== run A ==
// lc4_core
module lc4_core
   (input  wire        clk,
    input  wire        rst,
    output wire [15:0] o_cur_pc,
    input  wire [15:0] i_cur_insn,
    output wire [15:0] o_dmem_addr,
    input  wire [15:0] i_cur_dmem_data,
    output wire        o_dmem_we,
    output wire [15:0] o_dmem_towrite,
    output wire [1:0]  test_stall,
    output wire [15:0] test_cur_pc,
    output wire [15:0] test_cur_insn,
    output wire        test_regfile_we,
    output wire [2:0]  test_regfile_wsel,
    output wire [15:0] test_regfile_data,
    output wire        test_nzp_we,
    output wire [2:0]  test_nzp_new_bits,
    output wire        test_dmem_we,
    output wire [15:0] test_dmem_addr,
    output wire [15:0] test_dmem_data
    );
clock: 58.7 ns
lec_check: 0
abc_area: 0
cap_margin: 20
cell_pad_in_sites_global_placement: 0
core_aspect_ratio: 0.84
core_margin: 5
core_utilization: 16
gpl_routability_driven: 1
min_routing_layer: met2
place_density_lb_addon: 0.04
setup_slack_margin: 5.0
slew_margin: 20
run.sh (not shown) runs the stock make flow with config.mk's settings and CLKGATE_MAP_FILE=.
Run A went all the way through synthesis, placement and routing and the layout is clean on timing, DRC and antenna.
Inputs modified between run A and run B:
==> flow/config.mk <==
export PLATFORM = sky130hd
export DESIGN_NAME = lc4_core
export DESIGN_NICKNAME = lc4_core
export VERILOG_FILES = /design/flow/design.v
export SDC_FILE = /design/flow/constraint.sdc
export NUM_CORES = 4
export LEC_CHECK = 0
export CAP_MARGIN = 20
export CORE_MARGIN = 2
export CORE_UTILIZATION = 57
export CTS_CLUSTER_SIZE = 98
export GPL_ROUTABILITY_DRIVEN = 1
export GPL_TIMING_DRIVEN = 1
export PLACE_DENSITY = 0.54
export SETUP_SLACK_MARGIN = 5.0
export SLEW_MARGIN = 20
==> flow/constraint.sdc <==
create_clock -name core_clock -period 56.4 [get_ports {clk}]
set_input_delay 11.2800 -clock core_clock [delete_from_list [all_inputs] [get_ports {clk}]]
set_output_delay 11.2800 -clock core_clock [all_outputs]
set_load 0.01 [all_outputs]
Results
From run A to run B the numbers moved as follows: area growth from synthesis to layout has decreased; utilization picked up an extra 44 points; setup slack shows an increase of 2.15 ns.
Area share of xor/xnor cells in the synthesized design: run A vs run B identical
Taking run A as 1.0, run B lands at 0.57 on die outline height.
The total area of multi-input combinational cells number comes out lower for run B vs run A.
Of run B and run A, the lower headroom to the max-slew limit belongs to run A.
Run B drops fewer vias than run A.
Modified inputs, run C compared to run B
==> flow/config.mk <==
export PLATFORM = sky130hd
export DESIGN_NAME = lc4_core
export DESIGN_NICKNAME = lc4_core
export VERILOG_FILES = /design/flow/design.v
export SDC_FILE = /design/flow/constraint.sdc
export NUM_CORES = 4
export LEC_CHECK = 0
export ABC_AREA = 1
export CAP_MARGIN = 20
export CELL_PAD_IN_SITES_GLOBAL_PLACEMENT = 1
export CORE_MARGIN = 2
export CORE_UTILIZATION = 27
export CTS_CLUSTER_DIAMETER = 23
export CTS_CLUSTER_SIZE = 11
export GPL_ROUTABILITY_DRIVEN = 0
export GPL_TIMING_DRIVEN = 1
export PLACE_DENSITY_LB_ADDON = 0.06
export SLEW_MARGIN = 20
### Flow results
Total of clock buffers placed in the layout ends up lower on run B. Diff run B..run C | sequential cell count | negligible. For the core region area, run C came in 95% higher than run B did. A first element of the critical path of proc.wsel_reg_W.state[1]$_SDFF_PP0_ is what run B shows, while proc.is_load_reg_W.state$_SDFF_PP0_ belongs to run C. Run C vs. run B: synthesis area per yosys went down by 0.0034 sq mm. Run C — number of antenna violations at the first check in global routing 3 lower, run B as reference. Going from run B to run C, non-filler instance count after layout grew by more than 10%.
Input changes introduced in run D (baseline for comparison: run C):
==> flow/config.mk <==
export PLATFORM = sky130hd
export DESIGN_NAME = lc4_core
export DESIGN_NICKNAME = lc4_core
export VERILOG_FILES = /design/flow/design.v
export SDC_FILE = /design/flow/constraint.sdc
export NUM_CORES = 4
export LEC_CHECK = 0
export ABC_AREA = 1
export CAP_MARGIN = 20
export CORE_MARGIN = 2
export CORE_UTILIZATION = 58
export CTS_CLUSTER_DIAMETER = 253
export SLEW_MARGIN = 20
==> flow/constraint.sdc <==
create_clock -name core_clock -period 24.7 [get_ports {clk}]
set_input_delay 4.9400 -clock core_clock [delete_from_list [all_inputs] [get_ports {clk}]]
set_output_delay 4.9400 -clock core_clock [all_outputs]
set_load 0.01 [all_outputs]
--- outcome ---
- From run C to run D the numbers moved as follows: global-route congestion overflow total ~0 delta, routed length on met2 -13%, aggregate negative setup slack -263.02 ns.
- [flow] run D | stages: complete | final checks: fail | reason: setup timing
- The final layout from run C, which completed every stage, passed the timing, design-rule and antenna checks at the end of the flow.
The inputs of run E differ from those of run D as listed below.
diff --git a/flow/config.mk b/flow/config.mk
--- a/flow/config.mk
+++ b/flow/config.mk
@@ -6,8 +6,7 @@
 export NUM_CORES = 4
 export LEC_CHECK = 0
-export ABC_AREA = 1
 export CAP_MARGIN = 20
 export CORE_MARGIN = 2
 export CORE_UTILIZATION = 58
-export CTS_CLUSTER_DIAMETER = 253
+export SETUP_SLACK_MARGIN = 5.0
 export SLEW_MARGIN = 20
==> flow/constraint.sdc <==
create_clock -name core_clock -period 31.8 [get_ports {clk}]
set_input_delay 6.3600 -clock core_clock [delete_from_list [all_inputs] [get_ports {clk}]]
set_output_delay 6.3600 -clock core_clock [all_outputs]
set_load 0.01 [all_outputs]
==> comparison <==
- | run E | all stages done | FAIL | setup timing |
- Delta(worst setup slack after placement, run E - run D) > 0
- Summary of run E over run D: count of cells along the worst hold path has decreased; final cell count has remained practically unchanged; critical path depth has decreased.
- Diff run D and run E: layout clock buffer count lower in run E
- The total length of routed wires in run E sits 45 mm above the value recorded for run D.


Starting RTL as in the previous note.
Settings: LEC_CHECK=0, ABC_AREA=1, CAP_MARGIN=20, CELL_PAD_IN_SITES_GLOBAL_PLACEMENT=1, CORE_MARGIN=8, CORE_UTILIZATION=27, CTS_CLUSTER_DIAMETER=23, CTS_CLUSTER_SIZE=11, GPL_ROUTABILITY_DRIVEN=1, GPL_TIMING_DRIVEN=1, PLACE_DENSITY_LB_ADDON=0.06, SETUP_SLACK_MARGIN=0.01, SLEW_MARGIN=15, TNS_END_PERCENT=65; clock period 39.7 ns.
Rerun with:
ABC_AREA = unset   (was 1)
CELL_PAD_IN_SITES_GLOBAL_PLACEMENT = unset   (was 1)
CORE_MARGIN = 2   (was 8)
CORE_UTILIZATION = 15   (was 27)
CTS_CLUSTER_DIAMETER = unset   (was 23)
CTS_CLUSTER_SIZE = unset   (was 11)
GPL_ROUTABILITY_DRIVEN = unset   (was 1)
GPL_TIMING_DRIVEN = unset   (was 1)
PLACE_DENSITY_LB_ADDON = unset   (was 0.06)
SETUP_SLACK_MARGIN = unset   (was 0.01)
SLEW_MARGIN = 20   (was 15)
TNS_END_PERCENT = unset   (was 65)
clock period = 39.0 ns   (was 39.7 ns; I/O delays follow)
Outcome:
- The new run finished clean
- cell count goes up by 20%
- core utilization goes down by 15 points
- via count goes up by 9.8%
- count of clock-buffer cells in the layout goes down by 116
- synthesized area goes up by 8.0%
- routed wire length goes up by 4.8%
- worst setup slack gets worse by 1900 ps
- maximum frequency goes down by 3.2%
- non-clock buffer count goes up by 82
Rerun with:
CORE_UTILIZATION = 40   (was 15)
What happened: Area after synthesis stays the same. Register-to-register slack gets worse by 250 ps. Design area fell by about 6%. Global-route usage is higher by 20 points. Cell count is lower by 25%. Routed wire length decreases by about 4%. Synthesized cell count does not change. Sequential share of layout area climbs by 1.1 points.
